// project_euler_17
module project_euler_17(
  input clk,
  input reset,
  output reg [3:0] ones_digit,
  output reg [3:0] tens_digit,
  output reg [3:0] hundreds_digit,
  output reg [15:0] letter_count,
  output reg done
);
Size: ~31 I/O pins, roughly 0.0029 mm^2 of cells after synthesis.
clock: 11.9 ns
lec_check: 0
cap_margin: 0
cell_pad_in_sites_detail_placement: 1
cell_pad_in_sites_global_placement: 0
core_aspect_ratio: 1.96
core_margin: 2
core_utilization: 37
gpl_routability_driven: 0
min_routing_layer: met1
place_density_lb_addon: 0.11
slew_margin: 40
tns_end_percent: 75
run.sh (not shown) runs the stock make flow with config.mk's settings and CLKGATE_MAP_FILE=.
Rerun with:
==> flow/config.mk (replaced) <==
export PLATFORM = sky130hd
export DESIGN_NAME = project_euler_17
export DESIGN_NICKNAME = project_euler_17
export VERILOG_FILES = /design/flow/design.v
export SDC_FILE = /design/flow/constraint.sdc
export NUM_CORES = 4
export LEC_CHECK = 0
export ABC_AREA = 1
export CAP_MARGIN = 20
export CORE_MARGIN = 2
export CORE_UTILIZATION = 65
export SLEW_MARGIN = 20
==> flow/constraint.sdc (replaced) <==
create_clock -name core_clock -period 6.35 [get_ports {clk}]
set_input_delay 1.2700 -clock core_clock [delete_from_list [all_inputs] [get_ports {clk}]]
set_output_delay 1.2700 -clock core_clock [all_outputs]
set_load 0.01 [all_outputs]
After rerunning: The changed run finished with timing, DRC and antenna clean. Die area is lower by 46%. Sequential cell count does not change. Critical path depth is higher by 6. Design area is lower by 6.6%. Non-clock buffer count is lower by 2.
Rerun with:
--- a/flow/config.mk
+++ b/flow/config.mk
@@ -6,7 +6,7 @@
 export NUM_CORES = 4
 export LEC_CHECK = 0
-export ABC_AREA = 1
 export CAP_MARGIN = 20
+export CORE_ASPECT_RATIO = 1.44
 export CORE_MARGIN = 2
-export CORE_UTILIZATION = 65
+export CORE_UTILIZATION = 64
 export SLEW_MARGIN = 20
==> flow/constraint.sdc (replaced) <==
create_clock -name core_clock -period 10.0 [get_ports {clk}]
set_input_delay 2.0000 -clock core_clock [delete_from_list [all_inputs] [get_ports {clk}]]
set_output_delay 2.0000 -clock core_clock [all_outputs]
set_load 0.01 [all_outputs]
Outcome: The changed run passed the timing, design-rule and antenna checks; cell count shrinks by roughly a tenth; count of clock-buffer cells in the layout shrinks by 1; maximum frequency shrinks by about a fifth; critical path depth shrinks by 6; sequential share of layout area shrinks by 1.2 points; combinational power shrinks by a quarter to a third; hold slack gets better by 0.023 ns; power shrinks by a quarter to a third.


Starting RTL as in the previous note.
clock: 4.86 ns
lec_check: 0
cap_margin: 20
core_margin: 2
core_utilization: 72
cts_cluster_diameter: 375
cts_cluster_size: 100
place_density: 0.42
slew_margin: 20
The baseline died in 4_1_cts.
Then changed:
--- a/flow/config.mk
+++ b/flow/config.mk
@@ -9,6 +9,5 @@
 export CORE_MARGIN = 2
-export CORE_UTILIZATION = 72
+export CORE_UTILIZATION = 66
 export CTS_CLUSTER_DIAMETER = 375
 export CTS_CLUSTER_SIZE = 100
-export PLACE_DENSITY = 0.42
 export SLEW_MARGIN = 20
==> flow/constraint.sdc (replaced) <==
create_clock -name core_clock -period 6.44 [get_ports {clk}]
set_input_delay 1.2880 -clock core_clock [delete_from_list [all_inputs] [get_ports {clk}]]
set_output_delay 1.2880 -clock core_clock [all_outputs]
set_load 0.01 [all_outputs]
Result: Now the flow completed with no timing, DRC or antenna violations. Synthesized area stays the same. Synthesized cell count does not change. Die size went up by 8.5%.
Then changed:
--- a/flow/config.mk
+++ b/flow/config.mk
@@ -9,5 +9,7 @@
 export CORE_MARGIN = 2
-export CORE_UTILIZATION = 66
+export CORE_UTILIZATION = 72
 export CTS_CLUSTER_DIAMETER = 375
 export CTS_CLUSTER_SIZE = 100
+export SETUP_SLACK_MARGIN = 1.88
 export SLEW_MARGIN = 20
+export TNS_END_PERCENT = 5
This time the run died in 5_1_grt.
Synthesized area does not change.
Die size drops by a little under a tenth.
Synthesized cell count does not change.
Then changed:
--- a/flow/config.mk
+++ b/flow/config.mk
@@ -9,7 +9,4 @@
 export CORE_MARGIN = 2
-export CORE_UTILIZATION = 72
-export CTS_CLUSTER_DIAMETER = 375
-export CTS_CLUSTER_SIZE = 100
-export SETUP_SLACK_MARGIN = 1.88
+export CORE_UTILIZATION = 58
+export SETUP_SLACK_MARGIN = 1.7
 export SLEW_MARGIN = 20
-export TNS_END_PERCENT = 5
==> flow/constraint.sdc (replaced) <==
create_clock -name core_clock -period 6.8 [get_ports {clk}]
set_input_delay 1.3600 -clock core_clock [delete_from_list [all_inputs] [get_ports {clk}]]
set_output_delay 1.3600 -clock core_clock [all_outputs]
set_load 0.01 [all_outputs]
Effect: With this change the flow produced a clean layout. Die area climbs by 23%. Synthesized cell count is unchanged. Area after synthesis does not change.


Starting RTL as in the previous note.
==> flow/config.mk <==
export PLATFORM = sky130hd
export DESIGN_NAME = project_euler_17
export DESIGN_NICKNAME = project_euler_17
export VERILOG_FILES = /design/flow/design.v
export SDC_FILE = /design/flow/constraint.sdc
export NUM_CORES = 4
export LEC_CHECK = 0
export ABC_AREA = 1
export CAP_MARGIN = 20
export CORE_ASPECT_RATIO = 0.5
export CORE_MARGIN = 2
export CORE_UTILIZATION = 72
export CTS_CLUSTER_DIAMETER = 371
export CTS_CLUSTER_SIZE = 99
export HOLD_SLACK_MARGIN = -0.07
export PLACE_DENSITY = 0.36
export SLEW_MARGIN = 20
==> flow/constraint.sdc <==
create_clock -name core_clock -period 6.8 [get_ports {clk}]
set_input_delay 1.3600 -clock core_clock [delete_from_list [all_inputs] [get_ports {clk}]]
set_output_delay 1.3600 -clock core_clock [all_outputs]
set_load 0.01 [all_outputs]
==> next run, changes <==
CORE_ASPECT_RATIO = default   (was 0.5)
CORE_UTILIZATION = 70   (was 72)
CTS_CLUSTER_DIAMETER = default   (was 371)
CTS_CLUSTER_SIZE = 100   (was 99)
HOLD_SLACK_MARGIN = default   (was -0.07)
PLACE_DENSITY = default   (was 0.36)
clock period = 5.78 ns   (was 6.8 ns; I/O delays follow)
Synthesized area does not change.
First-iteration DRC count drops by 66%.
Final area increases by 0.93%.
Global-route usage came out lower by 8.3 points.
Clock skew is about the same.
Routed wire length drops by 24%.
Die area went up by 2.0%.
Total power went up by 14%.
Count of clock-buffer cells in the layout decreases by 1.
Setup slack is worse by 160 ps.
Core utilization decreases by 3.3 points.
==> next run, changes <==
CORE_UTILIZATION = 40   (was 70)
CTS_CLUSTER_SIZE = default   (was 100)
HOLD_SLACK_MARGIN = 0.11   (was default)
clock period = 10.0 ns   (was 5.78 ns; I/O delays follow)
Clock-buffer cell count grows by 2.
Design area went up by 1.4%.
First-iteration DRC count decreases by 27%.
Register-to-register slack is better by 3900 ps.
Combinational power is lower by 45%.
Sequential power fell by 43%.
Routed wire length fell by 4.2%.
Non-clock buffer count rises by 1.


Starting RTL as in the previous note.
==> flow/design.v (excerpt) <==
module project_euler_17(
  input clk,
  input reset,
  output reg [3:0] ones_digit,
  output reg [3:0] tens_digit,
  output reg [3:0] hundreds_digit,
  output reg [15:0] letter_count,
  output reg done
);
==> flow/config.mk <==
export PLATFORM = sky130hd
export DESIGN_NAME = project_euler_17
export DESIGN_NICKNAME = project_euler_17
export VERILOG_FILES = /design/flow/design.v
export SDC_FILE = /design/flow/constraint.sdc
export NUM_CORES = 4
export LEC_CHECK = 0
export ABC_AREA = 1
export CAP_MARGIN = 10
export CELL_PAD_IN_SITES_DETAIL_PLACEMENT = 2
export CORE_MARGIN = 2
export CORE_UTILIZATION = 70
export CTS_CLUSTER_SIZE = 58
export GPL_ROUTABILITY_DRIVEN = 0
export HOLD_SLACK_MARGIN = 0.11
export MAX_ROUTING_LAYER = met4
export MIN_ROUTING_LAYER = met2
export PLACE_DENSITY_LB_ADDON = 0.09
export SLEW_MARGIN = 20
export TNS_END_PERCENT = 10
==> flow/constraint.sdc <==
create_clock -name core_clock -period 10.0 [get_ports {clk}]
set_input_delay 2.0000 -clock core_clock [delete_from_list [all_inputs] [get_ports {clk}]]
set_output_delay 2.0000 -clock core_clock [all_outputs]
set_load 0.01 [all_outputs]
The first run aborted during 3_5_place_dp on DPL-0033.
Edit:
==> flow/config.mk (replaced) <==
export PLATFORM = sky130hd
export DESIGN_NAME = project_euler_17
export DESIGN_NICKNAME = project_euler_17
export VERILOG_FILES = /design/flow/design.v
export SDC_FILE = /design/flow/constraint.sdc
export NUM_CORES = 4
export LEC_CHECK = 0
export CAP_MARGIN = 20
export CORE_MARGIN = 2
export CORE_UTILIZATION = 40
export CTS_CLUSTER_DIAMETER = 144
export CTS_CLUSTER_SIZE = 93
export PLACE_DENSITY = 0.38
export SLEW_MARGIN = 20
=>
- Now the flow completed without violations
- die size climbs by about 80%
- synthesized area climbs by about 8%
- synthesized cell count drops by 11%


violet:
project_euler_17 again, from the RTL that the note above started with.
// project_euler_17
module project_euler_17(
  input clk,
  input reset,
  output reg [3:0] ones_digit,
  output reg [3:0] tens_digit,
  output reg [3:0] hundreds_digit,
  output reg [15:0] letter_count,
  output reg done
);
Settings: LEC_CHECK=0, CAP_MARGIN=20, CELL_PAD_IN_SITES_DETAIL_PLACEMENT=0, CORE_ASPECT_RATIO=0.5, CORE_MARGIN=2, CORE_UTILIZATION=64, GPL_ROUTABILITY_DRIVEN=1, HOLD_SLACK_MARGIN=0.06, MAX_ROUTING_LAYER=met5, PLACE_DENSITY_LB_ADDON=0.05, SETUP_SLACK_MARGIN=-0.95, SLEW_MARGIN=40, TNS_END_PERCENT=25; clock period 9.58 ns.
Edits applied to the flow inputs when going from violet to yarrow:
- an added GPL_TIMING_DRIVEN of 0
- an added CELL_PAD_IN_SITES_GLOBAL_PLACEMENT of 2
- a change of CORE_UTILIZATION from 64 to 43
- a change of HOLD_SLACK_MARGIN from 0.06 to 0.03
- a change of SLEW_MARGIN from 40 to 0
- an added MIN_ROUTING_LAYER of met2
- a change of PLACE_DENSITY_LB_ADDON from 0.05 to 0.08
- an added CTS_CLUSTER_SIZE of 36
- a change of CORE_ASPECT_RATIO from 0.5 to 1.03
- an added ABC_AREA of 1
- an added CTS_CLUSTER_DIAMETER of 28
- a change of CAP_MARGIN from 20 to 0
- a change of SETUP_SLACK_MARGIN from -0.95 to 1.6
- a deleted TNS_END_PERCENT that had been 25
==> results <==
- The leakage power in yarrow was higher than what violet gave.
- When yarrow is measured against violet, its wire length turns out 4.9% lower.
- Per the comparison of yarrow with violet, final-layout clock buffer total dropped 1; utilization now smaller; final area now smaller.
The inputs of quartz differ from those of yarrow as listed below.
- CELL_PAD_IN_SITES_GLOBAL_PLACEMENT: 2 -> unset
- CORE_ASPECT_RATIO: 1.03 -> 0.5
- GPL_TIMING_DRIVEN: 0 -> unset
- PLACE_DENSITY_LB_ADDON: 0.08 -> 0.05
- CAP_MARGIN: 0 -> 20
- SETUP_SLACK_MARGIN: 1.6 -> unset
- MIN_ROUTING_LAYER: met2 -> unset
- CORE_UTILIZATION: 43 -> 64
- CTS_CLUSTER_SIZE: 36 -> unset
- HOLD_SLACK_MARGIN: 0.03 -> 0.07
- TNS_END_PERCENT: unset -> 25
- ABC_AREA: 1 -> unset
- CTS_CLUSTER_DIAMETER: 28 -> unset
==> results <==
quartz ran to completion and came out clean on the timing, design-rule and antenna checks.
quartz ends up with a vertical extent of the die that is 39% lower than in yarrow.
Net count reported at finish is higher on yarrow
Post-synthesis adder-cell area fraction: lower on quartz
Going from yarrow to quartz, sequential share of layout area decreased by 0.73 points relative to the old numbers; finished layout cell area increased by 110 um2 relative to the old numbers.
The higher clock tree buffer count of the final layout of yarrow and quartz is in quartz.
Comparing yarrow and quartz, the lower via count of the first global-routing pass is on quartz.
quartz ended up with ones_digit[0] as its critical path startpoint; yarrow ended up with ones_digit[2].
quartz vs yarrow — critical path depth dropped by more than 10%
Compared with yarrow, quartz is the less power-hungry design.
Global-route met2 utilization (higher): quartz
Compared with yarrow, quartz shows a register-to-register slack that is 1040 ps lower.
Power and IR drop assume default switching activity.
